// saw2sin
module saw2sin
( input  var        i_clk
, input  var [15:0] i_saw
, output var [15:0] o_sin
);
Size: roughly 6800 cells after synthesis, roughly 16 flip-flops, roughly 33 I/O pins, roughly 0.044 mm^2 of cells after synthesis.
clock: 63.8 ns
lec_check: 0
abc_area: 1
cap_margin: 10
cell_pad_in_sites_global_placement: 1
core_aspect_ratio: 1.23
core_margin: 4
core_utilization: 28
cts_cluster_diameter: 36
gpl_routability_driven: 0
gpl_timing_driven: 0
min_routing_layer: met1
setup_slack_margin: 5.0
slew_margin: 20
run.sh (not shown) runs the stock make flow with config.mk's settings and CLKGATE_MAP_FILE=.
The first run completed without violations.
Next try:
Settings changed: ABC_AREA 1 to not set, CAP_MARGIN 10 to 20, CELL_PAD_IN_SITES_GLOBAL_PLACEMENT 1 to not set, CORE_ASPECT_RATIO 1.23 to not set, CORE_MARGIN 4 to 2, CORE_UTILIZATION 28 to 57, CTS_CLUSTER_DIAMETER 36 to not set, GPL_ROUTABILITY_DRIVEN 0 to not set, GPL_TIMING_DRIVEN 0 to not set, MIN_ROUTING_LAYER met1 to not set, SETUP_SLACK_MARGIN 5.0 to not set.
Clock period 63.8 ns to 58.1 ns, I/O delays scaled along.
Result: The new run never finished: it broke off in global routing (5_1_grt) on GRT-0232; die area went down by well over a third; synthesized area goes down slightly; synthesized cell count falls by roughly a tenth.
Next try:
Settings changed: CORE_UTILIZATION 57 to 65.
Clock period 58.1 ns to 67.6 ns, I/O delays scaled along.
Effect: This time the run went through all stages and came out clean; synthesized cell count does not change; synthesized area is unchanged; die area goes down by roughly a tenth.
Next try:
Settings changed: CORE_UTILIZATION 65 to 57.
Clock period 67.6 ns to 57.4 ns, I/O delays scaled along.
The changed run never finished: it broke off in global routing (5_1_grt).
Synthesized cell count stays the same.
Synthesized area is unchanged.
Die area rises by 14%.
Next try:
Settings changed: TNS_END_PERCENT set to 5.
What happened: With this change the flow finished but failed the layout checks on negative setup slack; synthesized cell count does not change; area after synthesis is unchanged; die size stays the same.

---

== job 6812 ==
The RTL this note starts from:
==> flow/design.v <==
`default_nettype none
module cordic
( input  var [15:0] i_qph  
, output var [15:0] o_sin  
);
logic [15:0] i_x;
logic [15:0] i_y;
always_comb i_x = i_qph[15] ? 16'h0000 : 16'hDBD9;
always_comb i_y = i_qph[15] ? 16'hDBD9 : 16'h0000;
logic [22:0] cordic_angle [0:18];
always_comb cordic_angle[ 0] = 23'h25C80A;  
always_comb cordic_angle[ 1] = 23'h13F670;  
always_comb cordic_angle[ 2] = 23'h0A2223;  
always_comb cordic_angle[ 3] = 23'h05161A;  
always_comb cordic_angle[ 4] = 23'h028BAF;  
always_comb cordic_angle[ 5] = 23'h0145EC;  
always_comb cordic_angle[ 6] = 23'h00A2F8;  
always_comb cordic_angle[ 7] = 23'h00517C;  
always_comb cordic_angle[ 8] = 23'h0028BE;  
always_comb cordic_angle[ 9] = 23'h00145F;  
always_comb cordic_angle[10] = 23'h000A2F;  
always_comb cordic_angle[11] = 23'h000517;  
always_comb cordic_angle[12] = 23'h00028B;  
always_comb cordic_angle[13] = 23'h000145;  
always_comb cordic_angle[14] = 23'h0000A2;  
always_comb cordic_angle[15] = 23'h000051;  
always_comb cordic_angle[16] = 23'h000028;  
always_comb cordic_angle[17] = 23'h000014;  
always_comb cordic_angle[18] = 23'h00000A;  
/*verilator lint_off UNOPTFLAT*/
logic [18:0] x [0:19];
logic [18:0] y [0:19];
logic [22:0] p [0:19];
/*verilator lint_on UNOPTFLAT*/
always_comb x[0] = {1'b0, i_x, {2{1'b0}}};
always_comb y[0] = {1'b0, i_y, {2{1'b0}}};
always_comb p[0] = {i_qph, {7{1'b0}}};
/*verilator lint_off ALWCOMBORDER*/
for (genvar i = 0; i < 19; i = i + 1) begin: l_cordic_steps
  always_comb
    if (p[i][22]) begin
      x[i+1] = x[i] + (y[i] >>> (i+1));
      y[i+1] = y[i] - (x[i] >>> (i+1));
      p[i+1] = p[i] + cordic_angle[i];
    end else begin
      x[i+1] = x[i] - (y[i] >>> (i+1));
      y[i+1] = y[i] + (x[i] >>> (i+1));
      p[i+1] = p[i] - cordic_angle[i];
    end
end
/*verilator lint_on ALWCOMBORDER*/
always_comb
  if (i_qph > 16'd65508)   o_sin = 16'hFFFE;
  else if (i_qph < 16'd32) o_sin = i_qph + (i_qph >> 1);
  else                     o_sin = y[19][17:2];
endmodule
`default_nettype none
module saw2sin
( input  var        i_clk
, input  var [15:0] i_saw
, output var [15:0] o_sin
);
logic invert;
always_comb invert = i_saw[15];
logic reverse;
always_comb reverse = i_saw[14];
logic [15:0] qsaw;
always_comb qsaw = reverse
  ? {~i_saw[13:0], 2'b11}  
  : {i_saw[13:0], 2'b01};  
logic [15:0] qsin;
cordic cordic
( .i_qph (qsaw)
, .o_sin (qsin)
);
logic [16:0] sin;
always_ff @(posedge i_clk) sin <= reverse
  ? (invert ? ~{1'b1, qsin[15:0]}           
            : {1'b1, qsin[15:0]} + 17'd1)   
  : (invert ? ~{1'b1, qsin[15:0]} + 17'd2   
            : {1'b1, qsin[15:0]} + 17'd0);  
always_comb o_sin = sin[16:1];
endmodule
==> flow/config.mk <==
export PLATFORM = sky130hd
export DESIGN_NAME = saw2sin
export DESIGN_NICKNAME = saw2sin
export VERILOG_FILES = /design/flow/design.v
export SDC_FILE = /design/flow/constraint.sdc
export NUM_CORES = 4
export LEC_CHECK = 0
export ABC_AREA = 1
export CAP_MARGIN = 5
export CORE_MARGIN = 2
export CORE_UTILIZATION = 72
export CTS_CLUSTER_DIAMETER = 380
export CTS_CLUSTER_SIZE = 34
export MAX_ROUTING_LAYER = met4
export SLEW_MARGIN = 20
export TNS_END_PERCENT = 5
==> flow/constraint.sdc <==
create_clock -name core_clock -period 49.9 [get_ports {i_clk}]
set_input_delay 9.9800 -clock core_clock [delete_from_list [all_inputs] [get_ports {i_clk}]]
set_output_delay 9.9800 -clock core_clock [all_outputs]
set_load 0.01 [all_outputs]
The flow ended early for job 6812: it failed with a tool error in detailed placement (3_5_place_dp).
The following lists how job 519 was set up differently from job 6812:
- removing CTS_CLUSTER_DIAMETER (formerly 380)
- removing ABC_AREA (formerly 1)
- changing the clock period (ns, I/O delays scaled along) from 49.9 to 62.6
Findings:
Job 519: it failed during global routing (5_1_grt), and the tool reported GRT-0232.
The run showing the smaller area of the chip is job 519.
Comparing job 519 and job 6812, complex-gate fraction of the synthesized area is higher on job 519.
For the post-synthesis mux area share, job 519 came in 0.76 points higher than job 6812 did.
Status: register share after synthesis parity (job 519, job 6812)
The standard cell core area of job 519 was superior to that of job 6812.
Sort job 519 and job 6812 by netlist area before placement desc -> top: job 6812
When job 519 is measured against job 6812, its net count of the mapped netlist turns out about 9% lower.
The higher average cell area after synthesis came out of job 519.
Job 519 has synthesized cell count below what job 6812 had.
Relative to job 519, the following input files were edited for job 7238:
- removing TNS_END_PERCENT (formerly 5)
- changing CAP_MARGIN from 5 to 20
- removing CTS_CLUSTER_SIZE (formerly 34)
- removing MAX_ROUTING_LAYER (formerly met4)
- changing CORE_UTILIZATION from 72 to 9
- changing the clock period (ns, I/O delays scaled along) from 62.6 to 78.7
==> results <==
Relative to job 519, the number of placed instances with taps included of job 7238 is higher by 67%.
Job 7238 vs. job 519: horizontal die size increased about 180%; synthesized area essentially unchanged; number of placement rows increased 190%.
Job 7238 completed end to end with timing, DRC and antenna clean.
